==> run Y <==
==> flow/design.v <==
module InputProcessor (
    input clk,               
    input [2:0] switches,    
    input confirm_key1,       
input confirm_key2,
    input reset_key,       
    output reg [2:0] column, 
    output reg confirm1,       
output reg confirm2,
    output reg reset        
);
    always @(posedge clk) begin
        column <= switches; 
    end
    always @(posedge clk) begin
        confirm1 <= !confirm_key1; 
	confirm2 <= !confirm_key2;
        reset <= !reset_key;      
    end
endmodule
module gameLogic(
    input clk,
    input reset,
    input [2:0] column,
    input player,
    input confirm_move,
    output reg [1:0] win,
    output reg [1:0] winner
);
    reg [83:0] grid;
    reg [83:0] grid_next;
    reg token_placed;
    reg confirm_prev;
    reg [1:0] win_next;
    wire [1:0] token = player ? 2'b01 : 2'b10;
    wire place = confirm_move && !confirm_prev;
    integer i, j;
function automatic [1:0] checkWin(input [83:0] g, input [1:0] playerToken);
    integer col, row, count, i;
begin
    checkWin = 2'b00;
    for (row = 0; row < 6; row = row + 1) begin
        count = 0;
        for (col = 0; col < 7; col = col + 1) begin
            if (g[(col*6+row)*2 +: 2] == playerToken) begin
                count = count + 1;
                if (count == 4) begin
                    checkWin = 2'b01;
                end
            end else count = 0;
        end
    end
    for (col = 0; col < 7; col = col + 1) begin
        count = 0;
        for (row = 0; row < 6; row = row + 1) begin
            if (g[(col*6+row)*2 +: 2] == playerToken) begin
                count = count + 1;
                if (count == 4) begin
                    checkWin = 2'b01;
                end
            end else count = 0;
        end
    end
    for (row = 0; row < 3; row = row + 1) begin
        for (col = 0; col < 4; col = col + 1) begin
            count = 0;
            for (i = 0; i < 4; i = i + 1) begin
                if (g[((col+i)*6+(row+i))*2 +: 2] == playerToken) begin
                    count = count + 1;
                    if (count == 4) begin
                        checkWin = 2'b01;
                    end
                end else count = 0;
            end
        end
    end
    for (row = 3; row < 6; row = row + 1) begin
        for (col = 0; col < 4; col = col + 1) begin
            count = 0;
            for (i = 0; i < 4; i = i + 1) begin
                if (g[((col+i)*6+(row-i))*2 +: 2] == playerToken) begin
                    count = count + 1;
                    if (count == 4) begin
                        checkWin = 2'b01;
                    end
                end else count = 0;
            end
        end
    end
end
endfunction
    always @* begin
        grid_next = grid;
        token_placed = 0;
        for (i = 0; i < 7; i = i + 1) begin
            if (column == i) begin
                for (j = 0; j < 6; j = j + 1) begin
                    if (!token_placed && grid[(i*6+j)*2 +: 2] == 2'b00) begin
                        grid_next[(i*6+j)*2 +: 2] = token;
                        token_placed = 1;
                    end
                end
            end
        end
        win_next = checkWin(grid_next, token);
    end
    always @(posedge clk) begin
        confirm_prev <= confirm_move;
    end
    always @(posedge clk or posedge reset) begin
        if (reset) begin
            grid <= 84'd0;
            win <= 2'b00;
            winner <= 2'b00;
        end else if (place && token_placed) begin
            grid <= grid_next;
            win <= win_next;
            winner <= win_next[0] ? token : 2'b00;
        end
    end
endmodule
module control(
    input clk,                 
    input reset,               
    input [2:0] column_select, 
    input confirm_move1,
    input confirm_move2,       
    output reg [1:0] current_player, 
    output reg game_over,      
	 output [1:0] winner
);
    parameter IDLE_STATE = 3'b000,
              PLAYER1_TURN = 3'b001,
              PLAYER2_TURN = 3'b010,
              CHECK_MOVE = 3'b011,
				  win_state = 3'b100;
    reg [2:0] state; 
wire confirm_move = (current_player==2'b01)?confirm_move1:confirm_move2;
    wire [1:0]win;
    gameLogic game_logic(
        .clk(clk),
        .reset(reset),
        .column(column_select),
        .player(current_player == 2'b01), 
        .confirm_move(confirm_move),
        .win(win),
		  .winner(winner)
    );
    always @(posedge clk or posedge reset) begin
        if (reset) begin
            state <= IDLE_STATE;
            current_player <= 2'b01;  
            game_over <= 0;
        end
        else begin
            case (state)
                IDLE_STATE: begin
                    if (confirm_move) begin
                        state <= CHECK_MOVE;
                    end
                end
                PLAYER1_TURN: begin
                    if (confirm_move) begin
                        state <= CHECK_MOVE;
                    end
                end
                PLAYER2_TURN: begin
                    if (confirm_move) begin
                        state <= CHECK_MOVE;
                    end
                end
                CHECK_MOVE: begin
                    if (win) begin
                        state <= win_state; 
                    end else begin
                        current_player <= (current_player == 2'b01) ? 2'b10 : 2'b01;
                        state <= (current_player == 2'b01) ? PLAYER1_TURN : PLAYER2_TURN;
                    end
                end
					 win_state: begin
					 game_over <= 1; 
					 end
                default: state <= IDLE_STATE;
            endcase
        end
    end
endmodule
module TopLevelModule(
    input clk,                    
    input [2:0] switches,        
    input confirm_key1,   
input confirm_key2,     
    input reset_key,            
    output [1:0] player_led,     
    output [1:0] winner_led           
);
    wire [2:0] column_select;
    wire confirm_move1;
wire confirm_move2;
    wire reset_game;
    wire [1:0] current_player;
    wire game_over;
    InputProcessor input_proc(
        .clk(clk),
        .switches(switches),
        .confirm_key1(confirm_key1),
        .confirm_key2(confirm_key2),
        .reset_key(reset_key),
        .column(column_select),
        .confirm1(confirm_move1),
.confirm2(confirm_move2),
        .reset(reset_game)
    );
    control control_unit(
        .clk(clk),
        .reset(reset_game),
        .column_select(column_select),
        .confirm_move1(confirm_move1),
        .confirm_move2(confirm_move2),
        .current_player(current_player),
        .game_over(game_over), .winner(winner_led)
    );
    assign player_led = current_player;
endmodule
==> flow/run.sh <==
#!/bin/bash
# the make line also repeats each setting of config.mk as NAME=value (left out here)
make -C /OpenROAD-flow-scripts/flow DESIGN_CONFIG=/design/flow/config.mk WORK_HOME=/design/flow/orfs CLKGATE_MAP_FILE= finish
==> flow/config.mk <==
export PLATFORM = sky130hd
export DESIGN_NAME = TopLevelModule
export DESIGN_NICKNAME = TopLevelModule
export VERILOG_FILES = /design/flow/design.v
export SDC_FILE = /design/flow/constraint.sdc
export NUM_CORES = 4
export LEC_CHECK = 0
export ABC_AREA = 1
export CAP_MARGIN = 20
export CORE_MARGIN = 2
export CORE_UTILIZATION = 72
export CTS_CLUSTER_DIAMETER = 362
export CTS_CLUSTER_SIZE = 30
export PLACE_DENSITY = 0.66
export SETUP_SLACK_MARGIN = 1.33
export SLEW_MARGIN = 20
==> flow/constraint.sdc <==
create_clock -name core_clock -period 4.41 [get_ports {clk}]
set_input_delay 0.8820 -clock core_clock [delete_from_list [all_inputs] [get_ports {clk}]]
set_output_delay 0.8820 -clock core_clock [all_outputs]
set_load 0.01 [all_outputs]
==> run K (differences from run Y) <==
ABC_AREA = default   (was 1)
CORE_UTILIZATION = 40   (was 72)
CTS_CLUSTER_DIAMETER = default   (was 362)
CTS_CLUSTER_SIZE = default   (was 30)
PLACE_DENSITY = default   (was 0.66)
SETUP_SLACK_MARGIN = default   (was 1.33)
==> flow/constraint.sdc (replaced) <==
create_clock -name core_clock -period 10.0 [get_ports {clk}]
set_input_delay 2.0000 -clock core_clock [delete_from_list [all_inputs] [get_ports {clk}]]
set_output_delay 2.0000 -clock core_clock [all_outputs]
set_load 0.01 [all_outputs]
==> run B (differences from run Y) <==
CTS_CLUSTER_DIAMETER = default   (was 362)
CTS_CLUSTER_SIZE = 73   (was 30)
SETUP_SLACK_MARGIN = default   (was 1.33)
==> flow/constraint.sdc (replaced) <==
create_clock -name core_clock -period 4.56 [get_ports {clk}]
set_input_delay 0.9120 -clock core_clock [delete_from_list [all_inputs] [get_ports {clk}]]
set_output_delay 0.9120 -clock core_clock [all_outputs]
set_load 0.01 [all_outputs]
==> summary of the runs <==
Run Y aborted during global routing. Run B ran to the end with violations: setup timing. Run K finished with timing, DRC and antenna clean. Between run B and run K, the lower synthesized area is in run K (gap about 0.7%, measured against run K). Of run K and run B, run B has the higher combinational power (gap about 50%, measured against run B). Of run B and run K, run B has the higher sequential power (gap about 80%, measured against run K). Against run K, the sequential share of layout area of run B is lower by 0.43 points. Between run K and run B, the lower total power is in run K (gap 45%, measured against run B). Clock-buffer cell count is the same in run K and run B. Non-clock buffer count: run K is lower than run B (30). In run B the cell count is higher than in run K, by about 13%. Against run B, the utilization of run K is lower by 37 points. In run B the setup slack is lower than in run K, by 4.4 ns.
==> figures <==
Outcome: run K timing/DRC/antenna clean; run B complete, but fails checks; run Y aborted with a tool error
Last stage reached: run K -; run B -; run Y global routing
Layout check failures: run K -; run B setup timing; run Y -
Number of instances resized during post-cts repair: run K 0; run B 2; run Y 29
Part of the power in registers: run K 0.249; run B 0.242; run Y -
Horizontal die dimension: run K 143 µm; run B 108 µm; run Y 108 µm
Total standard cell area after synthesis: run K 0.00771 mm²; run B 0.00776 mm²; run Y 0.00776 mm²
Layout clock area frac: run K 0.0364; run B 0.0220; run Y -
Final GP Congestion: run K 1.03; run B 1.07; run Y 1.01
Summed negative setup slack over all endpoints: run K 0 ns; run B -0.0730 ns; run Y -
DRC violations left: run K 0; run B 0; run Y -
Worst reg2reg path startpoint: run K control_unit.current_player[0]$_DFFE_PP1P_; run B control_unit.game_logic.grid[1]$_DFFE_PP0P_; run Y -
Flop count: run K 100; run B 100; run Y -
Tally of nets with antenna violations remaining after routing: run K 0; run B 0; run Y -
Proportion of total power due to net switching: run K 0.494; run B 0.501; run Y -
Number of cells in the design after placement: run K 1131; run B 1273; run Y 1300
Area of combinational cells with multiple inputs: run K 0.00489 mm²; run B 0.00445 mm²; run Y -
Clock-pin slew on the worst setup and hold paths: run K 0.08 ns; run B 0.11 ns; run Y -
Site row count: run K 50; run B 37; run Y 37
Critical path type: run K reg2reg; run B reg2reg; run Y -
Post-route cell area: run K 0.00839 mm²; run B 0.00852 mm²; run Y -
Worst EP required: run K 10.23 ns; run B 4.84 ns; run Y -
Non-clock buffer contribution to total cell area: run K 0.0218; run B 0.0498; run Y -
Top cell area share: run K 0.295; run B 0.293; run Y 0.293

========
==> v33 <==
Starts from the design.v that is shown in full above.
clock: 3.99 ns
lec_check: 0
cap_margin: 15
cell_pad_in_sites_global_placement: 2
core_margin: 2
core_utilization: 53
cts_cluster_diameter: 93
cts_cluster_size: 38
gpl_routability_driven: 0
place_density_lb_addon: 0.16
setup_slack_margin: 0.22
slew_margin: 20
run.sh (not shown) runs the stock make flow with config.mk's settings and CLKGATE_MAP_FILE=.
==> inputs of v11, as changes to v33 <==
CAP_MARGIN = 20   (was 15)
CELL_PAD_IN_SITES_GLOBAL_PLACEMENT = default   (was 2)
CORE_UTILIZATION = 72   (was 53)
CTS_CLUSTER_DIAMETER = 133   (was 93)
CTS_CLUSTER_SIZE = 13   (was 38)
GPL_ROUTABILITY_DRIVEN = default   (was 0)
PLACE_DENSITY_LB_ADDON = default   (was 0.16)
SETUP_SLACK_MARGIN = 0.77   (was 0.22)
==> flow/constraint.sdc (replaced) <==
create_clock -name core_clock -period 6.23 [get_ports {clk}]
set_input_delay 1.2460 -clock core_clock [delete_from_list [all_inputs] [get_ports {clk}]]
set_output_delay 1.2460 -clock core_clock [all_outputs]
set_load 0.01 [all_outputs]
==> comparison table <==
| item | v33 | v11 |
|---|---|---|
| Outcome | complete, but fails checks | finished clean |
| Reasons for failing layout checks | setup timing | - |
| Worst-path cell with the longest stage delay | sky130_fd_sc_hd__dfstp_2 | sky130_fd_sc_hd__dfxtp_1 |
| Overall power of the completed layout | 7.09 mW | 3.32 mW |
| Launching element of the worst setup path | control_unit.current_player[0] | input_proc.column[0] |
| Capture point of the worst path | control_unit.game_logic.win[0] | control_unit.game_logic.winner[0] |
| Total of cells resized after clock tree synthesis | 29 | 0 |
| Starting utilization of the core area | 0.536 | 0.743 |
| Worst ir drop on vdd | 0.489 mV | 0.357 mV |
| Clock-cell share of area | 0.0289 | 0.0228 |
| Row count | 44 | 37 |
| Met3 track demand over resource | 0.0649 | 0.116 |
| Peak per-stage delay on the critical path | 0.55 ns | 0.59 ns |
| Maximum number of pins on one net before global-route repair | 49 | 69 |
| NumNets Final | 1128 | 925 |
| # clk buffers | 10 | 11 |
| Clock group | 0.907 mW | 0.417 mW |
| Register fraction of the total cell area | 0.237 | 0.306 |
| Clock Pin Slew Worst Setup and Hold Paths | 0.08 ns | 0.12 ns |
| RSZ-0062 raised after global routing | true | false |
| NonClk Buf Share | 0.166 | 0.0180 |
| Actual slew at the worst max-slew pin | 0.832 ns | 1.18 ns |
| Logic area | 5480 µm² | 4890 µm² |
| Via count of the first global-routing pass | 8045 | 7377 |
| Seq. pwr | 1.30 mW | 0.871 mW |
Power is estimated from default activity; no workload was simulated.
